==> v28: inputs <==
==> flow/design.v <==
module Cinema(input [17:0]SW, input clk, input rst, output reg [17:0]LEDR , input [3:0]KEY, output [7:0]HEX0,
			  output [7:0]HEX4, output [7:0]HEX5, output [7:0]HEX6, output [7:0]HEX7, output [7:0]HEX1, output [7:0]HEX2, output [7:0]HEX3);
integer filmeEscolhido;  
integer filme;  
integer horarioEscolhido;  
integer horario;  
integer assentoEscolhido;  
reg [17:0] assento11;  
reg [17:0] assento12;  
reg [17:0] assento21;  
reg [17:0] assento22;  
integer valorInserido;  
integer valor;  
integer pago;  
integer quantidadeDeIngresso;  
integer trocoFeito;  
integer troco;  
wire [7:0]F = 4'hF;  
wire [7:0]H = 4'hC;  
reg [7:0]dFilme;  
reg [7:0]dHorario;  
reg [7:0]display1;  
reg [7:0]display2;  
reg [7:0]display3;  
reg [7:0]display4;  
integer bouncing;  
integer bouncing2;  
integer i;  
integer pagoAgora;  
always@(posedge clk) begin
  if (rst) begin  
    filmeEscolhido <= 0; filme <= 0; horarioEscolhido <= 0; horario <= 0; assentoEscolhido <= 0;
    assento11 <= 0; assento12 <= 0; assento21 <= 0; assento22 <= 0;
    valorInserido <= 0; valor <= 0; pago <= 0; quantidadeDeIngresso <= 0; trocoFeito <= 0; troco <= 0;
    dFilme <= 0; dHorario <= 0; display1 <= 0; display2 <= 0; display3 <= 0; display4 <= 0;
    bouncing <= 0; LEDR <= 0;
  end else begin
    if(!filmeEscolhido && bouncing == 0) begin  
		troco = 0;
        if(KEY == 4'b1110) begin  
            filme = 1;  
            filmeEscolhido = 1;  
            dFilme = 4'h1;  
            bouncing = 1;  
        end
        if(KEY == 4'b1101) begin  
            filme = 2;  
            filmeEscolhido = 1;  
            dFilme = 4'h2;  
        end
    end
    if(!horarioEscolhido && filmeEscolhido == 1) begin  
        if(KEY == 4'b1011) begin  
            horario = 1;  
            horarioEscolhido = 1;  
            dHorario = 4'h1;  
            display1 = 4'h1;  
            display2 = 4'h4;  
            display3 = 4'h0;  
            display4 = 4'h0;  
        end
        if(KEY == 4'b0111) begin  
            horario = 2;  
            horarioEscolhido = 1;  
            dHorario = 4'h2;  
            display1 = 4'h1;  
            display2 = 4'h6;  
            display3 = 4'h0;  
            display4 = 4'h0;  
        end
    end
    quantidadeDeIngresso=0;  
    if(!assentoEscolhido && horarioEscolhido == 1) begin  
        LEDR = 18'b111111111111111111;  
        for (i = 0; i<18; i = i + 1) begin
            if(SW[i] == 1) quantidadeDeIngresso = quantidadeDeIngresso + 1;  
        end
        valor = quantidadeDeIngresso * 15;  
        if(KEY == 4'b0011) begin  
            assentoEscolhido <= 1;  
            if(filme == 1 && horario == 1) assento11 <= assento11 + SW;  
            if(filme == 1 && horario == 2) assento12 <= assento12 + SW;  
            if(filme == 2 && horario == 1) assento21 <= assento21 + SW;  
            if(filme == 2 && horario == 2) assento22 <= assento22 + SW;  
        end
    end
    if(filme == 1 && horario == 1)begin  
		LEDR = ~assento11;
		bouncing = 0;
	end
    if(filme == 1 && horario == 2)begin  
		LEDR = ~assento12;
		bouncing = 0;
    end
    if(filme == 2 && horario == 1)begin  
		LEDR = ~assento21;
	end
    if(filme == 2 && horario == 2)begin  
		LEDR = ~assento22;
	end
    pagoAgora = pago;
    if (!pago && assentoEscolhido == 1) begin  
        if(KEY == 4'b1110) begin  
            valorInserido = valorInserido + 5;
        end
        if(KEY == 4'b1101) begin  
            valorInserido = valorInserido + 10;
        end
        if(KEY == 4'b1011) begin  
            valorInserido = valorInserido + 20;
        end
        if(KEY == 4'b0111) begin  
            valorInserido = valorInserido + 50;
        end
        if(valor == valorInserido) begin  
			pagoAgora = 1;  
		end
		if (valor < valorInserido && !trocoFeito) begin  
			troco <= valorInserido - valor;  
			pago <= 1;  
			trocoFeito <= 1;  
		end
    end
    if(pagoAgora == 1) begin  
		filmeEscolhido <= 0;
		horarioEscolhido <= 0;
		horario <= 0;
		assentoEscolhido <= 0;
		valorInserido <= 0;
		valor <= 0;
		pago <= 0;
		quantidadeDeIngresso <= 0;
		trocoFeito <= 0;
		pago <= 0;
	end
end
end
reg [7:0] SevenSeg;  
	always @(*)  
	case(F)  
		4'h0: SevenSeg = 8'b11111100;
		4'h1: SevenSeg = 8'b01100000;
		4'h2: SevenSeg = 8'b11011010;
		4'h3: SevenSeg = 8'b11110010;
		4'h4: SevenSeg = 8'b01100110;
		4'h5: SevenSeg = 8'b10110110;
		4'h6: SevenSeg = 8'b10111110;
		4'h7: SevenSeg = 8'b11100000;
		4'h8: SevenSeg = 8'b11111110;
		4'h9: SevenSeg = 8'b11110110;
		4'hF: SevenSeg = 8'b10001110;
		default: SevenSeg = 8'b00000000;
	endcase
	assign {HEX7[0], HEX7[1], HEX7[2], HEX7[3], HEX7[4], HEX7[5], HEX7[6], HEX7[7]} = ~SevenSeg;
	reg [7:0] SevenSeg1;
	always @(*)  
	case(H)
		4'h0: SevenSeg1 = 8'b11111100;
		4'h1: SevenSeg1 = 8'b01100000;
		4'h2: SevenSeg1 = 8'b11011010;
		4'h3: SevenSeg1 = 8'b11110010;
		4'h4: SevenSeg1 = 8'b01100110;
		4'h5: SevenSeg1 = 8'b10110110;
		4'h6: SevenSeg1 = 8'b10111110;
		4'h7: SevenSeg1 = 8'b11100000;
		4'h8: SevenSeg1 = 8'b11111110;
		4'h9: SevenSeg1 = 8'b11110110;
		4'hC: SevenSeg1 = 8'b01101110;
		default: SevenSeg1 = 8'b00000000;
	endcase
	assign {HEX5[0], HEX5[1], HEX5[2], HEX5[3], HEX5[4], HEX5[5], HEX5[6], HEX5[7]} = ~SevenSeg1;
	reg [7:0] SevenSeg2;
	always @(*)  
	case(dFilme)
		4'h0: SevenSeg2 = 8'b11111100;
		4'h1: SevenSeg2 = 8'b01100000;
		4'h2: SevenSeg2 = 8'b11011010;
		4'h3: SevenSeg2 = 8'b11110010;
		4'h4: SevenSeg2 = 8'b01100110;
		4'h5: SevenSeg2 = 8'b10110110;
		4'h6: SevenSeg2 = 8'b10111110;
		4'h7: SevenSeg2 = 8'b11100000;
		4'h8: SevenSeg2 = 8'b11111110;
		4'h9: SevenSeg2 = 8'b11110110;
		4'hC: SevenSeg2 = 8'b01101110;
		default: SevenSeg2 = 8'b00000000;
	endcase
	assign {HEX6[0], HEX6[1], HEX6[2], HEX6[3], HEX6[4], HEX6[5], HEX6[6], HEX6[7]} = ~SevenSeg2;
	reg [7:0] SevenSeg3;
	always @(*)  
	case(dHorario)
		4'h0: SevenSeg3 = 8'b11111100;
		4'h1: SevenSeg3 = 8'b01100000;
		4'h2: SevenSeg3 = 8'b11011010;
		4'h3: SevenSeg3 = 8'b11110010;
		4'h4: SevenSeg3 = 8'b01100110;
		4'h5: SevenSeg3 = 8'b10110110;
		4'h6: SevenSeg3 = 8'b10111110;
		4'h7: SevenSeg3 = 8'b11100000;
		4'h8: SevenSeg3 = 8'b11111110;
		4'h9: SevenSeg3 = 8'b11110110;
		4'hC: SevenSeg3 = 8'b01101110;
		default: SevenSeg3 = 8'b00000000;
	endcase
	assign {HEX4[0], HEX4[1], HEX4[2], HEX4[3], HEX4[4], HEX4[5], HEX4[6], HEX4[7]} = ~SevenSeg3;
	reg [7:0] SevenSeg4;
	always @(*)  
	case(display1)
		4'h0: SevenSeg4 = 8'b11111100;
		4'h1: SevenSeg4 = 8'b01100000;
		4'h2: SevenSeg4 = 8'b11011010;
		4'h3: SevenSeg4 = 8'b11110010;
		4'h4: SevenSeg4 = 8'b01100110;
		4'h5: SevenSeg4 = 8'b10110110;
		4'h6: SevenSeg4 = 8'b10111110;
		4'h7: SevenSeg4 = 8'b11100000;
		4'h8: SevenSeg4 = 8'b11111110;
		4'h9: SevenSeg4 = 8'b11110110;
		4'hC: SevenSeg4 = 8'b01101110;
		default: SevenSeg4 = 8'b00000000;
	endcase
	assign {HEX3[0], HEX3[1], HEX3[2], HEX3[3], HEX3[4], HEX3[5], HEX3[6], HEX3[7]} = ~SevenSeg4;
	reg [7:0] SevenSeg5;
	always @(*)  
	case(display2)
		4'h0: SevenSeg5 = 8'b11111100;
		4'h1: SevenSeg5 = 8'b01100000;
		4'h2: SevenSeg5 = 8'b11011010;
		4'h3: SevenSeg5 = 8'b11110010;
		4'h4: SevenSeg5 = 8'b01100110;
		4'h5: SevenSeg5 = 8'b10110110;
		4'h6: SevenSeg5 = 8'b10111110;
		4'h7: SevenSeg5 = 8'b11100000;
		4'h8: SevenSeg5 = 8'b11111110;
		4'h9: SevenSeg5 = 8'b11110110;
		4'hC: SevenSeg5 = 8'b01101110;
		default: SevenSeg5 = 8'b00000000;
	endcase
	assign {HEX2[0], HEX2[1], HEX2[2], HEX2[3], HEX2[4], HEX2[5], HEX2[6], HEX2[7]} = ~SevenSeg5;
	reg [7:0] SevenSeg6;
	always @(*)  
	case(display3)
		4'h0: SevenSeg6 = 8'b11111100;
		4'h1: SevenSeg6 = 8'b01100000;
		4'h2: SevenSeg6 = 8'b11011010;
		4'h3: SevenSeg6 = 8'b11110010;
		4'h4: SevenSeg6 = 8'b01100110;
		4'h5: SevenSeg6 = 8'b10110110;
		4'h6: SevenSeg6 = 8'b10111110;
		4'h7: SevenSeg6 = 8'b11100000;
		4'h8: SevenSeg6 = 8'b11111110;
		4'h9: SevenSeg6 = 8'b11110110;
		4'hC: SevenSeg6 = 8'b01101110;
		default: SevenSeg6 = 8'b00000000;
	endcase
	assign {HEX1[0], HEX1[1], HEX1[2], HEX1[3], HEX1[4], HEX1[5], HEX1[6], HEX1[7]} = ~SevenSeg6;
	reg [7:0] SevenSeg7;
	always @(*)  
	case(display4)
		4'h0: SevenSeg7 = 8'b11111100;
		4'h1: SevenSeg7 = 8'b01100000;
		4'h2: SevenSeg7 = 8'b11011010;
		4'h3: SevenSeg7 = 8'b11110010;
		4'h4: SevenSeg7 = 8'b01100110;
		4'h5: SevenSeg7 = 8'b10110110;
		4'h6: SevenSeg7 = 8'b10111110;
		4'h7: SevenSeg7 = 8'b11100000;
		4'h8: SevenSeg7 = 8'b11111110;
		4'h9: SevenSeg7 = 8'b11110110;
		4'hC: SevenSeg7 = 8'b01101110;
		default: SevenSeg7 = 8'b00000000;
	endcase
	assign {HEX0[0], HEX0[1], HEX0[2], HEX0[3], HEX0[4], HEX0[5], HEX0[6], HEX0[7]} = ~SevenSeg7;
endmodule
==> flow/run.sh <==
#!/bin/bash
# the make line also repeats each setting of config.mk as NAME=value (left out here)
make -C /OpenROAD-flow-scripts/flow DESIGN_CONFIG=/design/flow/config.mk WORK_HOME=/design/flow/orfs CLKGATE_MAP_FILE= finish
==> flow/config.mk <==
export PLATFORM = sky130hd
export DESIGN_NAME = Cinema
export DESIGN_NICKNAME = Cinema
export VERILOG_FILES = /design/flow/design.v
export SDC_FILE = /design/flow/constraint.sdc
export NUM_CORES = 4
export LEC_CHECK = 0
export ABC_AREA = 1
export CAP_MARGIN = 10
export CORE_MARGIN = 2
export CORE_UTILIZATION = 72
export CTS_CLUSTER_DIAMETER = 383
export CTS_CLUSTER_SIZE = 72
export HOLD_SLACK_MARGIN = -0.09
export SETUP_SLACK_MARGIN = -0.56
export SLEW_MARGIN = 20
==> flow/constraint.sdc <==
create_clock -name core_clock -period 11.0 [get_ports {clk}]
set_input_delay 2.2000 -clock core_clock [delete_from_list [all_inputs] [get_ports {clk}]]
set_output_delay 2.2000 -clock core_clock [all_outputs]
set_load 0.01 [all_outputs]
==> inputs of v25, as changes to v28 <==
- ABC_AREA: 1 -> unset
- CAP_MARGIN: 10 -> 15
- CTS_CLUSTER_DIAMETER: 383 -> 91
- CTS_CLUSTER_SIZE: 72 -> 25
- HOLD_SLACK_MARGIN: -0.09 -> 0.29
- SETUP_SLACK_MARGIN: -0.56 -> 0.72
==> flow/constraint.sdc (replaced) <==
create_clock -name core_clock -period 13.7 [get_ports {clk}]
set_input_delay 2.7400 -clock core_clock [delete_from_list [all_inputs] [get_ports {clk}]]
set_output_delay 2.7400 -clock core_clock [all_outputs]
set_load 0.01 [all_outputs]
==> qor summary <==
quantity                                                            v25                     v28
Post-synthesis instance area                               0.0177 sq mm            0.0173 sq mm
Placer congestion estimate                                        0.990                   0.940
Post-CTS Repair Setup Buffers                                        25                      59
Adders+Majority by Area                                           15.7%                   15.9%
Simple-gate portion of the synthesized area                       24.0%                   25.8%
Multiplexer area fraction after synthesis                         2.23%                      0%
Die X                                                       161 microns             159 microns
DIE HEIGHT                                                  161 microns             159 microns
DP Worst Slack                                                 -3110 ps                -3640 ps
Chip footprint                                             0.0259 sq mm            0.0252 sq mm
Outcome                                      complete, but fails checks  stopped before the end
Failing step                                                          -          global routing
Layout check failures                              negative setup slack                       -
Area inside the core boundary                              0.0242 sq mm            0.0235 sq mm
YS chip area                                               0.0177 sq mm            0.0173 sq mm

* * *

==> job 5601 <==
Starts from the design.v that is shown in full above.
Settings: LEC_CHECK=0, ABC_AREA=1, CAP_MARGIN=20, CORE_MARGIN=2, CORE_UTILIZATION=71, CTS_CLUSTER_DIAMETER=326, CTS_CLUSTER_SIZE=100, HOLD_SLACK_MARGIN=0.27, PLACE_DENSITY_LB_ADDON=0.29, SETUP_SLACK_MARGIN=1.69, SLEW_MARGIN=20, TNS_END_PERCENT=10; clock period 20.0 ns.
run.sh (not shown) runs the stock make flow with config.mk's settings and CLKGATE_MAP_FILE=.
==> job 999 (differences from job 5601) <==
ABC_AREA = unset   (was 1)
CORE_UTILIZATION = 40   (was 71)
CTS_CLUSTER_DIAMETER = unset   (was 326)
CTS_CLUSTER_SIZE = unset   (was 100)
HOLD_SLACK_MARGIN = unset   (was 0.27)
PLACE_DENSITY_LB_ADDON = unset   (was 0.29)
SETUP_SLACK_MARGIN = unset   (was 1.69)
TNS_END_PERCENT = unset   (was 10)
==> flow/constraint.sdc (replaced) <==
create_clock -name core_clock -period 19.2 [get_ports {clk}]
set_input_delay 3.8400 -clock core_clock [delete_from_list [all_inputs] [get_ports {clk}]]
set_output_delay 3.8400 -clock core_clock [all_outputs]
set_load 0.01 [all_outputs]
==> job 1779 (differences from job 5601) <==
CELL_PAD_IN_SITES_DETAIL_PLACEMENT = 1   (was unset)
CORE_UTILIZATION = 64   (was 71)
CTS_CLUSTER_DIAMETER = unset   (was 326)
CTS_CLUSTER_SIZE = 88   (was 100)
HOLD_SLACK_MARGIN = unset   (was 0.27)
PLACE_DENSITY_LB_ADDON = 0.22   (was 0.29)
SETUP_SLACK_MARGIN = unset   (was 1.69)
TNS_END_PERCENT = unset   (was 10)
==> flow/constraint.sdc (replaced) <==
create_clock -name core_clock -period 17.5 [get_ports {clk}]
set_input_delay 3.5000 -clock core_clock [delete_from_list [all_inputs] [get_ports {clk}]]
set_output_delay 3.5000 -clock core_clock [all_outputs]
set_load 0.01 [all_outputs]
==> job 4147 (differences from job 5601) <==
CORE_UTILIZATION = 72   (was 71)
CTS_CLUSTER_DIAMETER = unset   (was 326)
CTS_CLUSTER_SIZE = 79   (was 100)
HOLD_SLACK_MARGIN = 0.29   (was 0.27)
PLACE_DENSITY_LB_ADDON = 0.01   (was 0.29)
SETUP_SLACK_MARGIN = unset   (was 1.69)
TNS_END_PERCENT = unset   (was 10)
==> flow/constraint.sdc (replaced) <==
create_clock -name core_clock -period 14.3 [get_ports {clk}]
set_input_delay 2.8600 -clock core_clock [delete_from_list [all_inputs] [get_ports {clk}]]
set_output_delay 2.8600 -clock core_clock [all_outputs]
set_load 0.01 [all_outputs]
==> flow_summary_export.csv <==
group,metric,value,unit
outcome,status,"aborted with a tool error",
outcome,stop_stage,"global routing",
outcome,error_line,"[ERROR GRT-0232] Routing congestion too high. Check the congestion heatmap in the GUI.",
synth,simple_gate_area_share,25.80,%
clocking,clkSinkCount,187,
synth,syn_inst,2549,
floorplanning,die_w,158.9,um
clocking,root_buffer,"clkbuf_16",
placement,hpwlAfterDp,36620,um
synth,ys_seq_share,21.68,%
synth,ys_chip_area,17270,sq um
grt,grt.busiest_layer,"met2",
clocking,post_cts_resized,93,
synth,yosysUniqueCellTypes,58,
placement,place_area,18980,sq um
clocking,cts_buffers,17,
synth,synth_area,17270,sq um
floorplanning,rows,56,
-- figures above: job 4147

==> flow_summary_export.csv <==
group,metric,value,unit
synth,simple_gate_area_share,24.00,%
synth,ys_seq_share,21.10,%
placement,hpwlAfterDp,36200,um
synth,syn_inst,2301,
placement,place_area,19020,sq um
floorplanning,die_w,214.6,um
synth,yosysUniqueCellTypes,95,
synth,synth_area,17740,sq um
clocking,root_buffer,"clkbuf_16",
outcome,status,"timing/DRC/antenna clean",
clocking,post_cts_resized,0,
-- figures above: job 999

==> flow_summary_export.csv <==
group,metric,value,unit
outcome,status,"aborted with a tool error",
outcome,stop_stage,"detailed placement",
outcome,error_line,"[ERROR DPL-0033] detailed placement checks failed during check placement.",
synth,ys_chip_area,17270,sq um
synth,syn_inst,2549,
floorplanning,die_w,168.3,um
synth,ys_seq_share,21.68,%
floorplanning,rows,60,
synth,synth_flops,187,
synth,synth_area,17270,sq um
synth,simple_gate_area_share,25.80,%
synth,yosysUniqueCellTypes,58,
-- figures above: job 1779

==> flow_summary_export.csv <==
group,metric,value,unit
clocking,root_buffer,"clkbuf_16",
synth,ys_chip_area,17270,sq um
placement,place_area,18140,sq um
synth,syn_inst,2549,
synth,ys_seq_share,21.68,%
grt,grt.busiest_layer,"met2",
outcome,status,"timing/DRC/antenna clean",
synth,synth_area,17270,sq um
floorplanning,die_w,159.9,um
clocking,cts_buffers,17,
clocking,clkSinkCount,187,
placement,hpwlAfterDp,36020,um
-- figures above: job 5601

